==> inputs of run A <==
==> flow/design.v <==
`timescale 1ns / 1ps
module gauss1d #(
    parameter DATA_WIDTH = 14
)(
    input wire clk,
    input wire rst_n,
    input wire in_window_valid,
    input wire [DATA_WIDTH*5-1:0] in_window_value,
    output reg [4+DATA_WIDTH-1:0] out_event_value,
    output reg out_event_valid
    );
always @(posedge clk or negedge rst_n) begin
    if(~rst_n) begin
        out_event_value <= 0;
        out_event_valid <= 0;
    end
    else begin
        if(in_window_valid == 1) begin
            out_event_value <= in_window_value[DATA_WIDTH*0+DATA_WIDTH-1:DATA_WIDTH*0] + 4*in_window_value[DATA_WIDTH*1+DATA_WIDTH-1:DATA_WIDTH*1] + 6*in_window_value[DATA_WIDTH*2+DATA_WIDTH-1:DATA_WIDTH*2] + 4*in_window_value[DATA_WIDTH*3+DATA_WIDTH-1:DATA_WIDTH*3] + in_window_value[DATA_WIDTH*4+DATA_WIDTH-1:DATA_WIDTH*4];
            out_event_valid <= 1;
        end
        else begin
            out_event_value <= 0;
            out_event_valid <= 0;
        end
    end
end
endmodule
`timescale 1ns / 1ps
module gauss5 #(
    parameter DATA_WIDTH = 14
)(
    input wire clk,
    input wire rst_n,
    input wire [DATA_WIDTH*5*5-1:0] in_window_value,
    input wire in_window_valid,
    input wire [15:0] in_window_addr,
    input wire ready_for_new_event,      
    output reg [8+DATA_WIDTH-1:0] out_event_value,
    output reg out_event_valid,
    output reg [15:0] out_event_addr,
    output wire window_req               
    );
assign window_req = ready_for_new_event;
wire out_event_valid_0;
wire [DATA_WIDTH+4-1:0] out_event_value_0;
gauss1d #(
    .DATA_WIDTH(DATA_WIDTH)
) gauss1d_inst_0 (
    .clk(clk),
    .rst_n(rst_n),
    .in_window_valid(in_window_valid),
    .in_window_value(in_window_value[DATA_WIDTH*5*1-1:DATA_WIDTH*5*0]),
    .out_event_value(out_event_value_0),
    .out_event_valid(out_event_valid_0)
    );
wire out_event_valid_1;
wire [DATA_WIDTH+4-1:0] out_event_value_1;
gauss1d #(
    .DATA_WIDTH(DATA_WIDTH)
) gauss1d_inst_1 (
    .clk(clk),
    .rst_n(rst_n),
    .in_window_valid(in_window_valid),
    .in_window_value(in_window_value[DATA_WIDTH*5*2-1:DATA_WIDTH*5*1]),
    .out_event_value(out_event_value_1),
    .out_event_valid(out_event_valid_1)
    );
wire out_event_valid_2;
wire [DATA_WIDTH+4-1:0] out_event_value_2;
gauss1d #(
    .DATA_WIDTH(DATA_WIDTH)
) gauss1d_inst_2 (
    .clk(clk),
    .rst_n(rst_n),
    .in_window_valid(in_window_valid),
    .in_window_value(in_window_value[DATA_WIDTH*5*3-1:DATA_WIDTH*5*2]),
    .out_event_value(out_event_value_2),
    .out_event_valid(out_event_valid_2)
    );
wire out_event_valid_3;
wire [DATA_WIDTH+4-1:0] out_event_value_3;
gauss1d #(
    .DATA_WIDTH(DATA_WIDTH)
) gauss1d_inst_3 (
    .clk(clk),
    .rst_n(rst_n),
    .in_window_valid(in_window_valid),
    .in_window_value(in_window_value[DATA_WIDTH*5*4-1:DATA_WIDTH*5*3]),
    .out_event_value(out_event_value_3),
    .out_event_valid(out_event_valid_3)
    );
wire out_event_valid_4;
wire [DATA_WIDTH+4-1:0] out_event_value_4;
gauss1d #(
    .DATA_WIDTH(DATA_WIDTH)
) gauss1d_inst_4 (
    .clk(clk),
    .rst_n(rst_n),
    .in_window_valid(in_window_valid),
    .in_window_value(in_window_value[DATA_WIDTH*5*5-1:DATA_WIDTH*5*4]),
    .out_event_value(out_event_value_4),
    .out_event_valid(out_event_valid_4)
    );
always @(posedge clk or negedge rst_n) begin
    if(~rst_n) begin
        out_event_value <= 0;
        out_event_valid <= 0;
        out_event_addr <= 0;
    end
    else begin
        if(out_event_valid_0 == 1 && out_event_valid_1 == 1 && out_event_valid_2 == 1 && out_event_valid_3 == 1 && out_event_valid_4 == 1) begin
            out_event_value <= out_event_value_0 + 4*out_event_value_1 + 6*out_event_value_2 + 4*out_event_value_3 + out_event_value_4;
            out_event_valid <= 1;
            out_event_addr <= in_window_addr;
        end
        else begin
            out_event_value <= 0;
            out_event_valid <= 0;
            out_event_addr <= 0;
        end
    end
end
endmodule
`timescale 1ns / 1ps
module harrisres #(
    parameter DATA_WIDTH = 23
)(
    input wire clk,
    input wire rst_n,
    input wire [DATA_WIDTH-2:0] in_event_value_xx,
    input wire [DATA_WIDTH-1:0] in_event_value_xy,
    input wire [DATA_WIDTH-2:0] in_event_value_yy,
    input wire in_event_valid_xx,
    input wire in_event_valid_xy,
    input wire in_event_valid_yy,
    input wire [15:0] in_event_addr_xx,
    input wire [15:0] in_event_addr_xy,
    input wire [15:0] in_event_addr_yy,
    input wire ready_for_new_event,      
    output reg [DATA_WIDTH+22:0] out_event_value,
    output reg out_event_valid,
    output reg [15:0] out_event_addr,
    output wire event_req                
    );
assign event_req = ready_for_new_event;
always @(posedge clk or negedge rst_n) begin
    if(~rst_n) begin
        out_event_value <= 0;
        out_event_valid <= 0;
        out_event_addr <= 0;
    end
    else begin
        if(in_event_valid_xx == 1 && in_event_valid_xy == 1 && in_event_valid_yy == 1 && in_event_addr_xx == in_event_addr_xy && in_event_addr_xx == in_event_addr_yy) begin
            out_event_value <= 25 * in_event_value_xx * in_event_value_yy - 25 * in_event_value_xy * in_event_value_xy - (in_event_value_xx + in_event_value_yy) * (in_event_value_xx + in_event_value_yy);
            out_event_valid <= 1;
            out_event_addr <= in_event_addr_xx;
        end
        else begin
            out_event_value <= 0;
            out_event_valid <= 0;
            out_event_addr <= 0;
        end
    end
end
endmodule
`timescale 1ns / 1ps
module harris_response (
    input  wire         clk,
    input  wire         rst_n,
    input  wire [349:0] in_window_value_xx,
    input  wire [374:0] in_window_value_xy,
    input  wire [349:0] in_window_value_yy,
    input  wire         in_window_valid,
    input  wire [15:0]  in_window_addr,
    input  wire         ready_for_new_event,
    output wire [45:0]  out_event_value,
    output wire         out_event_valid,
    output wire [15:0]  out_event_addr,
    output wire         window_req
    );
wire [15:0] addr_xx, addr_xy, addr_yy;
wire [21:0] value_xx, value_yy;
wire [22:0] value_xy;
wire valid_xx, valid_xy, valid_yy;
wire req_xx, req_xy, req_yy;
wire event_req;
assign window_req = req_xx & req_xy & req_yy;
gauss5 #(.DATA_WIDTH(14)) gauss5_inst_xx (
    .clk(clk), .rst_n(rst_n),
    .in_window_value(in_window_value_xx), .in_window_valid(in_window_valid),
    .in_window_addr(in_window_addr), .ready_for_new_event(event_req),
    .out_event_valid(valid_xx), .out_event_addr(addr_xx),
    .out_event_value(value_xx), .window_req(req_xx));
gauss5 #(.DATA_WIDTH(15)) gauss5_inst_xy (
    .clk(clk), .rst_n(rst_n),
    .in_window_value(in_window_value_xy), .in_window_valid(in_window_valid),
    .in_window_addr(in_window_addr), .ready_for_new_event(event_req),
    .out_event_valid(valid_xy), .out_event_addr(addr_xy),
    .out_event_value(value_xy), .window_req(req_xy));
gauss5 #(.DATA_WIDTH(14)) gauss5_inst_yy (
    .clk(clk), .rst_n(rst_n),
    .in_window_value(in_window_value_yy), .in_window_valid(in_window_valid),
    .in_window_addr(in_window_addr), .ready_for_new_event(event_req),
    .out_event_valid(valid_yy), .out_event_addr(addr_yy),
    .out_event_value(value_yy), .window_req(req_yy));
harrisres #(.DATA_WIDTH(23)) harrisres_inst (
    .clk(clk), .rst_n(rst_n),
    .in_event_value_xx(value_xx), .in_event_value_yy(value_yy),
    .in_event_value_xy(value_xy),
    .in_event_valid_xx(valid_xx), .in_event_valid_yy(valid_yy),
    .in_event_valid_xy(valid_xy),
    .in_event_addr_xx(addr_xx), .in_event_addr_yy(addr_yy),
    .in_event_addr_xy(addr_xy),
    .ready_for_new_event(ready_for_new_event),
    .out_event_valid(out_event_valid), .out_event_addr(out_event_addr),
    .out_event_value(out_event_value), .event_req(event_req));
endmodule
==> flow/run.sh <==
#!/bin/bash
# the make line also repeats each setting of config.mk as NAME=value (left out here)
make -C /OpenROAD-flow-scripts/flow DESIGN_CONFIG=/design/flow/config.mk WORK_HOME=/design/flow/orfs CLKGATE_MAP_FILE= finish
==> flow/config.mk <==
export PLATFORM = sky130hd
export DESIGN_NAME = harris_response
export DESIGN_NICKNAME = harris_response
export VERILOG_FILES = /design/flow/design.v
export SDC_FILE = /design/flow/constraint.sdc
export NUM_CORES = 4
export LEC_CHECK = 0
export CAP_MARGIN = 20
export CORE_MARGIN = 2
export CORE_UTILIZATION = 57
export SLEW_MARGIN = 20
==> flow/constraint.sdc <==
create_clock -name core_clock -period 10.5 [get_ports {clk}]
set_input_delay 2.1000 -clock core_clock [delete_from_list [all_inputs] [get_ports {clk}]]
set_output_delay 2.1000 -clock core_clock [all_outputs]
set_load 0.01 [all_outputs]
==> inputs of run K, as changes to run A <==
CELL_PAD_IN_SITES_DETAIL_PLACEMENT = 0   (was unset)
CELL_PAD_IN_SITES_GLOBAL_PLACEMENT = 0   (was unset)
CORE_UTILIZATION = 72   (was 57)
CTS_CLUSTER_DIAMETER = 114   (was unset)
MIN_ROUTING_LAYER = met1   (was unset)
PLACE_DENSITY = 0.91   (was unset)
TNS_END_PERCENT = 95   (was unset)
==> flow/constraint.sdc (replaced) <==
create_clock -name core_clock -period 11.6 [get_ports {clk}]
set_input_delay 2.3200 -clock core_clock [delete_from_list [all_inputs] [get_ports {clk}]]
set_output_delay 2.3200 -clock core_clock [all_outputs]
set_load 0.01 [all_outputs]
==> inputs of run Y, as changes to run A <==
CELL_PAD_IN_SITES_DETAIL_PLACEMENT = 1   (was unset)
CORE_MARGIN = 10   (was 2)
CORE_UTILIZATION = 40   (was 57)
PLACE_DENSITY_LB_ADDON = 0.11   (was unset)
==> flow/constraint.sdc (replaced) <==
create_clock -name core_clock -period 13.0 [get_ports {clk}]
set_input_delay 2.6000 -clock core_clock [delete_from_list [all_inputs] [get_ports {clk}]]
set_output_delay 2.6000 -clock core_clock [all_outputs]
set_load 0.01 [all_outputs]
==> summary of the runs <==
- Run K completed and failed the layout checks on max-capacitance violations, max-slew violations, negative setup slack. Run Y went through all stages and came out clean. Run A reached the layout checks and failed them: negative setup slack.
- Between run K and run Y, the lower utilization is in run Y (gap 39 points).
- The highest worst hold slack belongs to run K, the lowest to run A.
- In flip-flop count, run K and run A do not differ.
- Die area, highest first: run Y, run A, run K.
- Clock-buffer cell count: run Y is higher than run A (13).
- Of run A and run Y, run A has the higher global-route usage (gap 13 points).
- Non-clock buffer count, highest first: run A, run K, run Y.
==> figures <==
                                                                                             run Y                                                                  run K                       run A
Status                                                            no timing/DRC/antenna violations                                             complete, but fails checks  complete, but fails checks
Reasons for failing layout checks                                                                -  max-capacitance violations, max-slew violations, negative setup slack        negative setup slack
Combinational cell area excluding buffers and inverters                                 0.0912 mm2                                                             0.0921 mm2                  0.0926 mm2
Pin count of the biggest net entering global routing                                           147                                                                    153                         175
OpenROAD warnings                                                                               84                                                                     98                          94
Placed Cells incl. Taps                                                                      17000                                                                  15600                       16500
Initial antenna violation count                                                                170                                                                    125                         110
Standard cell area after detailed placement                                              0.132 mm2                                                              0.133 mm2                   0.135 mm2
Critical Path Max Stage Delay                                                              0.60 ns                                                                0.69 ns                     0.67 ns
Post-layout utilization of the core                                                          46.9%                                                                  85.9%                       69.8%
Total Routed Length                                                                         453 mm                                                                 431 mm                      427 mm
Clock edge transition at the registers on the reported setup and hold paths                0.07 ns                                                                0.06 ns                     0.06 ns
Number of pins with negative max-slew slack in the final report                                  0                                                                      6                           0
Fillers                                                                                      32500                                                                   8405                       15100
Master of the slowest instance on the critical path                          sky130_fd_sc_hd__fa_1                                                  sky130_fd_sc_hd__fa_1       sky130_fd_sc_hd__fa_2
Number of gates resized after cts                                                                2                                                                     57                         209
